run 1:
// my_top_architecture
module my_top_architecture (
    input clock,
    input resetn,
    input tunning,  
    input mode_switch,  
    input increment_button,  
    output wire [47:0] segment_out
);
Size in the first run: roughly 2600 cells after synthesis, about 170 flip-flops, about 53 I/O pins, ~17000 um2 of cells after synthesis.
Settings: LEC_CHECK=0, ABC_AREA=1, CAP_MARGIN=0, CELL_PAD_IN_SITES_DETAIL_PLACEMENT=2, CORE_ASPECT_RATIO=1.14, CORE_MARGIN=6, CORE_UTILIZATION=34, CTS_CLUSTER_DIAMETER=86, CTS_CLUSTER_SIZE=18, GPL_ROUTABILITY_DRIVEN=0, HOLD_SLACK_MARGIN=0.15, MAX_ROUTING_LAYER=met5, MIN_ROUTING_LAYER=met2, PLACE_DENSITY=0.8, SETUP_SLACK_MARGIN=0.49, SLEW_MARGIN=0, TNS_END_PERCENT=20; clock period 14.4 ns.
run.sh (not shown) runs the stock make flow with config.mk's settings and CLKGATE_MAP_FILE=.
Stage in which a tool error killed run 1: global routing (5_1_grt).
The inputs of run 2 differ from those of run 1 as listed below.
- clearing MIN_ROUTING_LAYER, which used to be met2
- swapping 0.8 for 0.6 in PLACE_DENSITY
- swapping 6 for 2 in CORE_MARGIN
- clearing CELL_PAD_IN_SITES_DETAIL_PLACEMENT, which used to be 2
- swapping 0 for 20 in SLEW_MARGIN
- clearing GPL_ROUTABILITY_DRIVEN, which used to be 0
- clearing MAX_ROUTING_LAYER, which used to be met5
- swapping 0 for 20 in CAP_MARGIN
- clearing CORE_ASPECT_RATIO, which used to be 1.14
- clearing TNS_END_PERCENT, which used to be 20
- clearing ABC_AREA, which used to be 1
- clearing CTS_CLUSTER_DIAMETER, which used to be 86
- clearing SETUP_SLACK_MARGIN, which used to be 0.49
- clearing CTS_CLUSTER_SIZE, which used to be 18
- swapping 34 for 40 in CORE_UTILIZATION
- clearing HOLD_SLACK_MARGIN, which used to be 0.15
==> results <==
- The final layout from run 2, which completed every stage, passed the timing, design-rule and antenna checks at the end of the flow.
- Per the comparison of run 2 with run 1, total cells reported by yosys after synthesis has increased, post-synthesis cell area has increased.
- Diff run 1 and run 2: post-synthesis share of cell area spent on and-or and or-and gates lower in run 1
- The die of run 2 is larger than the one used in run 1.
- Going from run 1 to run 2, XOR/XNOR share of the synthesized area now larger, synthesized cell count now larger.
Modified inputs, run 3 compared to run 2
- CORE_UTILIZATION now 24, was 40
- the clock period (ns, I/O delays scaled along) now 21.0, was 14.4
==> comparison <==
Across run 2 and run 3, the outcome is the same: a clean finish for every run.
Path depth of the worst reg2reg path: run 2 vs run 3, no meaningful difference
Changes observed in run 3 relative to run 2: number of buffers inserted by hold repair at cts did not really move, setup slack increased 5.97 ns.
Changes in run 4 relative to run 3:
- CORE_UTILIZATION: 24 -> 72
- ABC_AREA: unset -> 1
Share of flip-flops with an asynchronous set or reset across run 4 and run 3: no real change.
Delta (run 4 minus run 3): weighted congestion reported at the end of routability-driven placement moved up; area after synthesis dropped about 27%; core box area fell 76%; post-synthesis chip area from yosys went down.

========
my_top_architecture again, from the RTL that the note above started with.
make LEC_CHECK=0 ABC_AREA=1 CAP_MARGIN=35 CORE_MARGIN=6 CORE_UTILIZATION=58 CTS_CLUSTER_DIAMETER=387 CTS_CLUSTER_SIZE=97 GPL_ROUTABILITY_DRIVEN=0 MAX_ROUTING_LAYER=met5 MIN_ROUTING_LAYER=met1 SETUP_SLACK_MARGIN=-0.95 SLEW_MARGIN=5 TNS_END_PERCENT=15 finish   # period 10.7 ns
The starting point finished but fails on negative setup slack.
Rerun with:
==> flow/config.mk (replaced) <==
export PLATFORM = sky130hd
export DESIGN_NAME = my_top_architecture
export DESIGN_NICKNAME = my_top_architecture
export VERILOG_FILES = /design/flow/design.v
export SDC_FILE = /design/flow/constraint.sdc
export NUM_CORES = 4
export LEC_CHECK = 0
export ABC_AREA = 1
export CAP_MARGIN = 20
export CORE_MARGIN = 2
export CORE_UTILIZATION = 72
export PLACE_DENSITY = 0.36
export SLEW_MARGIN = 20
export TNS_END_PERCENT = 15
==> flow/constraint.sdc (replaced) <==
create_clock -name core_clock -period 8.45 [get_ports {clock}]
set_input_delay 1.6900 -clock core_clock [delete_from_list [all_inputs] [get_ports {clock}]]
set_output_delay 1.6900 -clock core_clock [all_outputs]
set_load 0.01 [all_outputs]
After rerunning: The changed run died in 5_1_grt. Synthesized cell count does not change. Die area is lower by 26%. Area after synthesis does not change.

========
my_top_architecture again, from the RTL that the note above started with.
==> flow/config.mk <==
export PLATFORM = sky130hd
export DESIGN_NAME = my_top_architecture
export DESIGN_NICKNAME = my_top_architecture
export VERILOG_FILES = /design/flow/design.v
export SDC_FILE = /design/flow/constraint.sdc
export NUM_CORES = 4
export LEC_CHECK = 0
export CAP_MARGIN = 20
export CORE_ASPECT_RATIO = 0.5
export CORE_MARGIN = 2
export CORE_UTILIZATION = 66
export CTS_CLUSTER_DIAMETER = 400
export CTS_CLUSTER_SIZE = 63
export PLACE_DENSITY = 0.35
export SLEW_MARGIN = 20
==> flow/constraint.sdc <==
create_clock -name core_clock -period 15.0 [get_ports {clock}]
set_input_delay 3.0000 -clock core_clock [delete_from_list [all_inputs] [get_ports {clock}]]
set_output_delay 3.0000 -clock core_clock [all_outputs]
set_load 0.01 [all_outputs]
Change:
Settings changed: CORE_ASPECT_RATIO 0.5 to not set, CORE_UTILIZATION 66 to 51, CTS_CLUSTER_DIAMETER 400 to not set, CTS_CLUSTER_SIZE 63 to not set, PLACE_DENSITY 0.35 to 0.6.
Clock period 15.0 ns to 21.0 ns, I/O delays scaled along.
The new run completed without violations.
Maximum frequency goes down slightly.
Worst hold slack improves by 0.0064 ns.
Wire length goes up by a few percent.
Worst setup slack improves by 5.8 ns.
Synthesized area stays the same.
Critical path depth goes up by 1.
Change:
Settings changed: ABC_AREA set to 1, SETUP_SLACK_MARGIN set to 4.84, TNS_END_PERCENT set to 10.
=> The new run finished clean; maximum frequency came out higher by 24%; sequential share of layout area came out higher by 5.6 points; non-clock buffer count came out lower by 13; wire length came out lower by 41%.
Change:
Settings changed: ABC_AREA 1 to not set, CORE_UTILIZATION 51 to 65, SETUP_SLACK_MARGIN 4.84 to 3.89, TNS_END_PERCENT 10 to not set.
Clock period 21.0 ns to 15.0 ns, I/O delays scaled along.
After rerunning: Sequential share of layout area came out lower by 9.3 points. Die size came out higher by 7.8%. Final cell count came out higher by 22%.
